run 1:
// alu_unit
module alu_unit (
    input  wire        clk,
    input  wire        rst,
    input  wire        in_valid,
    output wire        in_ready,
    input  wire [ 4:0] in_op,
    input  wire [31:0] in_a,
    input  wire [31:0] in_b,
    output reg         out_valid,
    output reg  [31:0] out_result,
    output reg         out_exc
);
  reg        v1;
  reg [ 4:0] op1;
  reg [31:0] a1;
  reg [31:0] b1;
  wire [31:0] alu_res;
  wire        alu_exc;
  assign in_ready = 1'b1;
  ALU u_alu (
      .ALUOp (op1),
      .A     (a1),
      .B     (b1),
      .Result(alu_res),
      .ALUExp(alu_exc)
  );
  always @(posedge clk) begin
    if (rst) begin
      v1        <= 1'b0;
      out_valid <= 1'b0;
    end else begin
      v1        <= in_valid;
      out_valid <= v1;
    end
    op1        <= in_op;
    a1         <= in_a;
    b1         <= in_b;
    out_result <= alu_res;
    out_exc    <= alu_exc;
  end
endmodule
clock: 31.9 ns
lec_check: 0
cap_margin: 20
core_margin: 2
core_utilization: 71
cts_cluster_size: 33
setup_slack_margin: 3.52
slew_margin: 20
run.sh (not shown) runs the stock make flow with config.mk's settings and CLKGATE_MAP_FILE=.
Run 1 did not make it past clock tree synthesis (4_1_cts), where a tool error ended it.
[inputs] run 2 vs run 1
- an added PLACE_DENSITY of 0.6
- a deleted CTS_CLUSTER_SIZE that had been 33
- a deleted SETUP_SLACK_MARGIN that had been 3.52
- a change of CORE_UTILIZATION from 71 to 27
- a change of the clock period (ns, I/O delays scaled along) from 31.9 to 63.2
Run 2: done, clean on timing, DRC and antenna
On post-place instance area, run 1 tracks run 2 almost exactly.
Per the comparison of run 2 with run 1, die size went up 160%; instance count after placement with tap cells included moved up; post-place setup slack rose 30.27 ns; synthesized area ~0 delta.
Between run 1 and run 2, the flow reports die span in y increasing by more than half.


Starting RTL as in the previous note.
clock: 54.7 ns
lec_check: 0
cap_margin: 20
core_margin: 2
core_utilization: 52
cts_cluster_diameter: 363
cts_cluster_size: 99
place_density: 0.6
slew_margin: 20
The baseline completed and failed the layout checks on negative setup slack.
Rerun with:
CORE_UTILIZATION = 70   (was 52)
CTS_CLUSTER_DIAMETER = 134   (was 363)
CTS_CLUSTER_SIZE = unset   (was 99)
HOLD_SLACK_MARGIN = -0.09   (was unset)
MAX_ROUTING_LAYER = met4   (was unset)
SETUP_SLACK_MARGIN = 2.46   (was unset)
clock period = 48.1 ns   (was 54.7 ns; I/O delays follow)
Outcome: The new run died in 4_1_cts with DPL-0038. Die area decreases by 25%. Synthesized cell count does not change. Area after synthesis stays the same.


Starting RTL as in the previous note.
Settings: LEC_CHECK=0, CAP_MARGIN=20, CORE_MARGIN=2, CORE_UTILIZATION=68, CTS_CLUSTER_SIZE=35, SETUP_SLACK_MARGIN=3.52, SLEW_MARGIN=20; clock period 31.9 ns.
The starting point stopped in clock tree synthesis.
Rerun with:
Settings changed: ABC_AREA set to 1, CORE_UTILIZATION 68 to 66, CTS_CLUSTER_DIAMETER set to 206, CTS_CLUSTER_SIZE 35 to 64, HOLD_SLACK_MARGIN set to 0.29, PLACE_DENSITY set to 0.6, SETUP_SLACK_MARGIN 3.52 to not set.
Clock period 31.9 ns to 55.4 ns, I/O delays scaled along.
With this change the flow ended with an error in global routing.
Die area went up by 5.3%.
Synthesized area goes up by 2.3%.
Synthesized cell count rose by 16%.


alu_unit again, from the RTL that the note above started with.
==> flow/design.v (excerpt) <==
module alu_unit (
    input  wire        clk,
    input  wire        rst,
    input  wire        in_valid,
    output wire        in_ready,
    input  wire [ 4:0] in_op,
    input  wire [31:0] in_a,
    input  wire [31:0] in_b,
    output reg         out_valid,
    output reg  [31:0] out_result,
    output reg         out_exc
);
make LEC_CHECK=0 ABC_AREA=0 CAP_MARGIN=15 CELL_PAD_IN_SITES_DETAIL_PLACEMENT=2 CORE_MARGIN=8 CORE_UTILIZATION=62 CTS_CLUSTER_SIZE=42 GPL_ROUTABILITY_DRIVEN=0 MAX_ROUTING_LAYER=met4 MIN_ROUTING_LAYER=met2 PLACE_DENSITY=0.6 SETUP_SLACK_MARGIN=5.0 SLEW_MARGIN=30 TNS_END_PERCENT=35 finish   # period 64.0 ns
The baseline aborted during detailed placement (3_5_place_dp) on DPL-0033.
Rerun with:
ABC_AREA = 1   (was 0)
CAP_MARGIN = 20   (was 15)
CORE_MARGIN = 2   (was 8)
CORE_UTILIZATION = 40   (was 62)
CTS_CLUSTER_SIZE = 84   (was 42)
MAX_ROUTING_LAYER = unset   (was met4)
MIN_ROUTING_LAYER = unset   (was met2)
SETUP_SLACK_MARGIN = unset   (was 5.0)
SLEW_MARGIN = 20   (was 30)
TNS_END_PERCENT = unset   (was 35)
The changed run stopped in detailed placement (3_5_place_dp) (DPL-0033).
Area after synthesis climbs by 2.3%.
Synthesized cell count is higher by 16%.
Die area came out higher by 46%.
Rerun with:
ABC_AREA = unset   (was 1)
CELL_PAD_IN_SITES_DETAIL_PLACEMENT = unset   (was 2)
CTS_CLUSTER_SIZE = unset   (was 84)
GPL_ROUTABILITY_DRIVEN = unset   (was 0)
MAX_ROUTING_LAYER = met4   (was unset)
MIN_ROUTING_LAYER = met2   (was unset)
PLACE_DENSITY = unset   (was 0.6)
Outcome:
- With this change the flow stopped in global routing (5_1_grt) on GRT-0116
- synthesized cell count fell by about 14%
- area after synthesis falls by 2.3%
- die size fell by about 2.2%
Rerun with:
ABC_AREA = 1   (was unset)
CAP_MARGIN = 40   (was 20)
CELL_PAD_IN_SITES_DETAIL_PLACEMENT = 2   (was unset)
CORE_MARGIN = 8   (was 2)
CORE_UTILIZATION = 69   (was 40)
CTS_CLUSTER_SIZE = 42   (was unset)
GPL_ROUTABILITY_DRIVEN = 0   (was unset)
PLACE_DENSITY = 0.6   (was unset)
SLEW_MARGIN = 30   (was 20)
The changed run stopped in detailed placement (3_5_place_dp).
Die size fell by 35%.
Synthesized cell count rose by 16%.
Area after synthesis rose by 2.3%.


Starting RTL as in the previous note.
Settings: LEC_CHECK=0, ABC_AREA=1, CAP_MARGIN=40, CORE_MARGIN=2, CORE_UTILIZATION=72, CTS_CLUSTER_DIAMETER=255, CTS_CLUSTER_SIZE=74, PLACE_DENSITY=0.35, SETUP_SLACK_MARGIN=3.52, SLEW_MARGIN=20; clock period 31.9 ns.
The first run did not get past clock tree synthesis (4_1_cts).
==> next run, changes <==
==> flow/config.mk (replaced) <==
export PLATFORM = sky130hd
export DESIGN_NAME = alu_unit
export DESIGN_NICKNAME = alu_unit
export VERILOG_FILES = /design/flow/design.v
export SDC_FILE = /design/flow/constraint.sdc
export NUM_CORES = 4
export LEC_CHECK = 0
export CAP_MARGIN = 20
export CORE_MARGIN = 2
export CORE_UTILIZATION = 72
export CTS_CLUSTER_DIAMETER = 134
export MAX_ROUTING_LAYER = met4
export PLACE_DENSITY = 0.67
export SETUP_SLACK_MARGIN = 2.46
export SLEW_MARGIN = 20
==> flow/constraint.sdc (replaced) <==
create_clock -name core_clock -period 48.1 [get_ports {clk}]
set_input_delay 9.6200 -clock core_clock [delete_from_list [all_inputs] [get_ports {clk}]]
set_output_delay 9.6200 -clock core_clock [all_outputs]
set_load 0.01 [all_outputs]
=>
- The new run died in clock tree synthesis (4_1_cts) with DPL-0038
- die area is lower by 2.2%
- synthesized cell count goes down by 14%
- synthesized area shrinks by 2.3%


job 1428:
Starting RTL as in the previous note.
make LEC_CHECK=0 ABC_AREA=1 CAP_MARGIN=20 CORE_MARGIN=2 CORE_UTILIZATION=72 CTS_CLUSTER_DIAMETER=255 CTS_CLUSTER_SIZE=74 PLACE_DENSITY=0.95 SETUP_SLACK_MARGIN=3.52 SLEW_MARGIN=20 finish   # period 31.9 ns
Status(job 1428) = ERROR, stage = 3_5_place_dp
--- input diff job 1428..job 268 ---
--- a/flow/config.mk
+++ b/flow/config.mk
@@ -8 +7,0 @@
-export ABC_AREA = 1
@@ -11,6 +10,3 @@
-export CORE_UTILIZATION = 72
-export CTS_CLUSTER_DIAMETER = 255
-export CTS_CLUSTER_SIZE = 74
-export PLACE_DENSITY = 0.95
-export SETUP_SLACK_MARGIN = 3.52
-export SLEW_MARGIN = 20
+export CORE_UTILIZATION = 57
+export SLEW_MARGIN = 0
+export TNS_END_PERCENT = 5
==> flow/constraint.sdc <==
create_clock -name core_clock -period 52.6 [get_ports {clk}]
set_input_delay 10.5200 -clock core_clock [delete_from_list [all_inputs] [get_ports {clk}]]
set_output_delay 10.5200 -clock core_clock [all_outputs]
set_load 0.01 [all_outputs]
Results
Nothing crashed in job 268 and all stages finished; the problem is that the final layout failed, the offending checks being negative setup slack.
Changes observed in job 268 relative to job 1428: adder-cell area share of the yosys netlist went up by 0.76 points; sequential fraction of the synthesis area barely changed.
Between job 1428 and job 268, area of the core is lower for job 1428, job 268 comes in above that.
Summed standard-cell area reported by yosys in job 268 is 0.0013 mm^2 lower than in job 1428
Sort job 1428 and job 268 by height of the die desc -> top: job 268
Diff job 1428 -> job 268 | synthesized area divided by synthesized cell count | increase of 0.85 um^2
The die size of job 268 was inferior to that of job 1428.
The final reports for job 268 and job 1428 show area of the mapped netlist lower in the former.
Net count after synthesis went down by more than 10% going from job 1428 to job 268.
Job 268 -> job 1428: number of storage elements in the synthesis netlist delta 0, exact match
The synthesized cell count of job 268 falls short of that of job 1428 by about 14%.
What job 621 does differently from job 268 at the input level:
--- a/flow/config.mk
+++ b/flow/config.mk
@@ -10,3 +10,5 @@
-export CORE_UTILIZATION = 57
-export SLEW_MARGIN = 0
-export TNS_END_PERCENT = 5
+export CORE_UTILIZATION = 70
+export CTS_CLUSTER_DIAMETER = 134
+export MAX_ROUTING_LAYER = met4
+export PLACE_DENSITY = 0.6
+export SLEW_MARGIN = 20
==> flow/constraint.sdc <==
create_clock -name core_clock -period 48.1 [get_ports {clk}]
set_input_delay 9.6200 -clock core_clock [delete_from_list [all_inputs] [get_ports {clk}]]
set_output_delay 9.6200 -clock core_clock [all_outputs]
set_load 0.01 [all_outputs]
Results
- Re net count after synthesis: no difference whatsoever between job 268 and job 621.
- Going from job 268 to job 621, number of placement rows decreased by 11 relative to the old numbers, cell total after placement dropped 2.9%, average footprint of a synthesized cell flat, chip width went down.
- In the summary table, job 621 is marked failed, with error DPL-0038 raised in 4_1_cts.
- Looking at post-placement setup slack across both flows, job 621 is the weaker of the two, with job 268 ahead.
- The final weighted congestion of routability-driven global placement reported for job 621 is greater than that of job 268 by about 12%.
- Compare job 268 and job 621 | core region area lower: job 621
Changes in job 8458 relative to job 621:
--- a/flow/config.mk
+++ b/flow/config.mk
@@ -10,5 +10,4 @@
-export CORE_UTILIZATION = 70
-export CTS_CLUSTER_DIAMETER = 134
-export MAX_ROUTING_LAYER = met4
-export PLACE_DENSITY = 0.6
-export SLEW_MARGIN = 20
+export CORE_UTILIZATION = 46
+export CTS_CLUSTER_DIAMETER = 333
+export CTS_CLUSTER_SIZE = 100
+export SLEW_MARGIN = 5
==> flow/constraint.sdc <==
create_clock -name core_clock -period 64.0 [get_ports {clk}]
set_input_delay 12.8000 -clock core_clock [delete_from_list [all_inputs] [get_ports {clk}]]
set_output_delay 12.8000 -clock core_clock [all_outputs]
set_load 0.01 [all_outputs]
==> results <==
Job 8458 finished every step from synthesis to the final layout, and the layout passed the timing, DRC and antenna checks. Flow for job 621 halted at 4_1_cts, error code DPL-0038. Job 8458 vs. job 621: mean instance size in the synthesized netlist held; horizontal die dimension up 65 um; placer congestion estimate dropped about 14%; die area saw an increase; number of top-level design ports level. Going from job 621 to job 8458, floorplan die height increased 23%, floorplan core density decreased 24 points, count of placed standard cells including taps decreased about 0.9%.
For job 8027, these inputs were changed with respect to job 8458:
--- a/flow/config.mk
+++ b/flow/config.mk
@@ -9,5 +9,12 @@
-export CORE_MARGIN = 2
-export CORE_UTILIZATION = 46
-export CTS_CLUSTER_DIAMETER = 333
-export CTS_CLUSTER_SIZE = 100
-export SLEW_MARGIN = 5
+export CELL_PAD_IN_SITES_DETAIL_PLACEMENT = 0
+export CORE_ASPECT_RATIO = 0.69
+export CORE_MARGIN = 8
+export CORE_UTILIZATION = 27
+export CTS_CLUSTER_DIAMETER = 102
+export GPL_ROUTABILITY_DRIVEN = 1
+export HOLD_SLACK_MARGIN = 0.16
+export MAX_ROUTING_LAYER = met4
+export MIN_ROUTING_LAYER = met2
+export SETUP_SLACK_MARGIN = 5.0
+export SLEW_MARGIN = 35
+export TNS_END_PERCENT = 50
==> comparison <==
Job 8027 got as far as 5_1_grt, where a tool error ended the run. When the final numbers for job 8458 and job 8027 were put side by side, the die area turned out to be smaller in job 8458. Number of post-CTS setup repair buffers: job 8458 and job 8027 compared, lower one is job 8458. Changes observed in job 8027 relative to job 8458: number of synthesized register bits essentially unchanged, area of the placeable core increased 71%, placer's final routability congestion estimate increased 13%.
Edits applied to the flow inputs when going from job 8027 to job 2719:
==> flow/config.mk <==
export PLATFORM = sky130hd
export DESIGN_NAME = alu_unit
export DESIGN_NICKNAME = alu_unit
export VERILOG_FILES = /design/flow/design.v
export SDC_FILE = /design/flow/constraint.sdc
export NUM_CORES = 4
export LEC_CHECK = 0
export CAP_MARGIN = 20
export CORE_MARGIN = 2
export CORE_UTILIZATION = 40
export PLACE_DENSITY = 0.6
export SLEW_MARGIN = 20
==> flow/constraint.sdc <==
create_clock -name core_clock -period 63.2 [get_ports {clk}]
set_input_delay 12.6400 -clock core_clock [delete_from_list [all_inputs] [get_ports {clk}]]
set_output_delay 12.6400 -clock core_clock [all_outputs]
set_load 0.01 [all_outputs]
==> results <==
Job 2719 ended with every stage complete and zero timing, DRC or antenna violations. Going from job 8027 to job 2719, detailed placement HPWL shrinks by about 26%. Instance count after placement with tap cells included for job 2719: about 9% down relative to job 8027. Number of cell rows for job 2719: 1.5% down relative to job 8027. Between job 8027 and job 2719, the flow reports total die size decreasing by more than a quarter. Routability-driven placement congestion ratio, job 2719 vs job 8027: down by more than 10%.


Setup of P:
Starting RTL as in the previous note.
clock: 64.0 ns
lec_check: 0
cap_margin: 20
cell_pad_in_sites_detail_placement: 2
core_margin: 2
core_utilization: 27
gpl_routability_driven: 0
hold_slack_margin: 0.16
max_routing_layer: met4
min_routing_layer: met2
setup_slack_margin: 5.0
slew_margin: 0
tns_end_percent: 50
For P, the flow was terminated by a tool error in 5_1_grt and produced no final design.
> inputs changed (P -> Q)
Settings: a deleted MIN_ROUTING_LAYER that had been met2; a deleted GPL_ROUTABILITY_DRIVEN that had been 0; a deleted MAX_ROUTING_LAYER that had been met4; an added CTS_CLUSTER_SIZE of 97; a change of CORE_MARGIN from 2 to 4; a deleted CELL_PAD_IN_SITES_DETAIL_PLACEMENT that had been 2; a deleted HOLD_SLACK_MARGIN that had been 0.16; a change of CAP_MARGIN from 20 to 30; a change of TNS_END_PERCENT from 50 to 20; an added PLACE_DENSITY of 0.6; an added CTS_CLUSTER_DIAMETER of 391; a change of CORE_UTILIZATION from 27 to 30; a change of SLEW_MARGIN from 0 to 20; a deleted SETUP_SLACK_MARGIN that had been 5.0.
Findings:
Looking at the reports, Q completed the entire flow and the layout it produced met the timing, DRC and antenna checks. Per the comparison of Q with P, floorplan die area decreased by 17000 um^2 relative to the old numbers, setup slack at placement picked up an extra 10.20 ns. Re chip area from the yosys synthesis statistics: no difference whatsoever between Q and P. Changes observed in Q relative to P: synthesized cell count about even, initial core utilization went up, synthesized area held. Between P and Q, the number of ports placed on the die boundary figures differ only marginally.
[inputs] R vs Q
Settings: HOLD_SLACK_MARGIN: unset -> 0.29; CORE_UTILIZATION: 30 -> 66; TNS_END_PERCENT: 20 -> unset; CTS_CLUSTER_SIZE: 97 -> unset; CTS_CLUSTER_DIAMETER: 391 -> 206; CAP_MARGIN: 30 -> 20; CORE_MARGIN: 4 -> 2; ABC_AREA: unset -> 1.
--- outcome ---
- Compared R vs Q, and critical path depth is up in R.
- Summary of the comparison: worst hold slack is lower in R, relative to Q.
- Layout checks on R: not met. Flow itself completed; violations: negative setup slack.
- Combinational fraction of design power, Q and R: lower on R
- From Q to R the numbers moved as follows: static leakage went up by about 5%; met3 track demand over resource went up by 12 points; final instance area went down by about 6%; number of instances in the synthesized netlist went up by 1163.
No activity file was given, so power comes from the tool's default toggle rates.
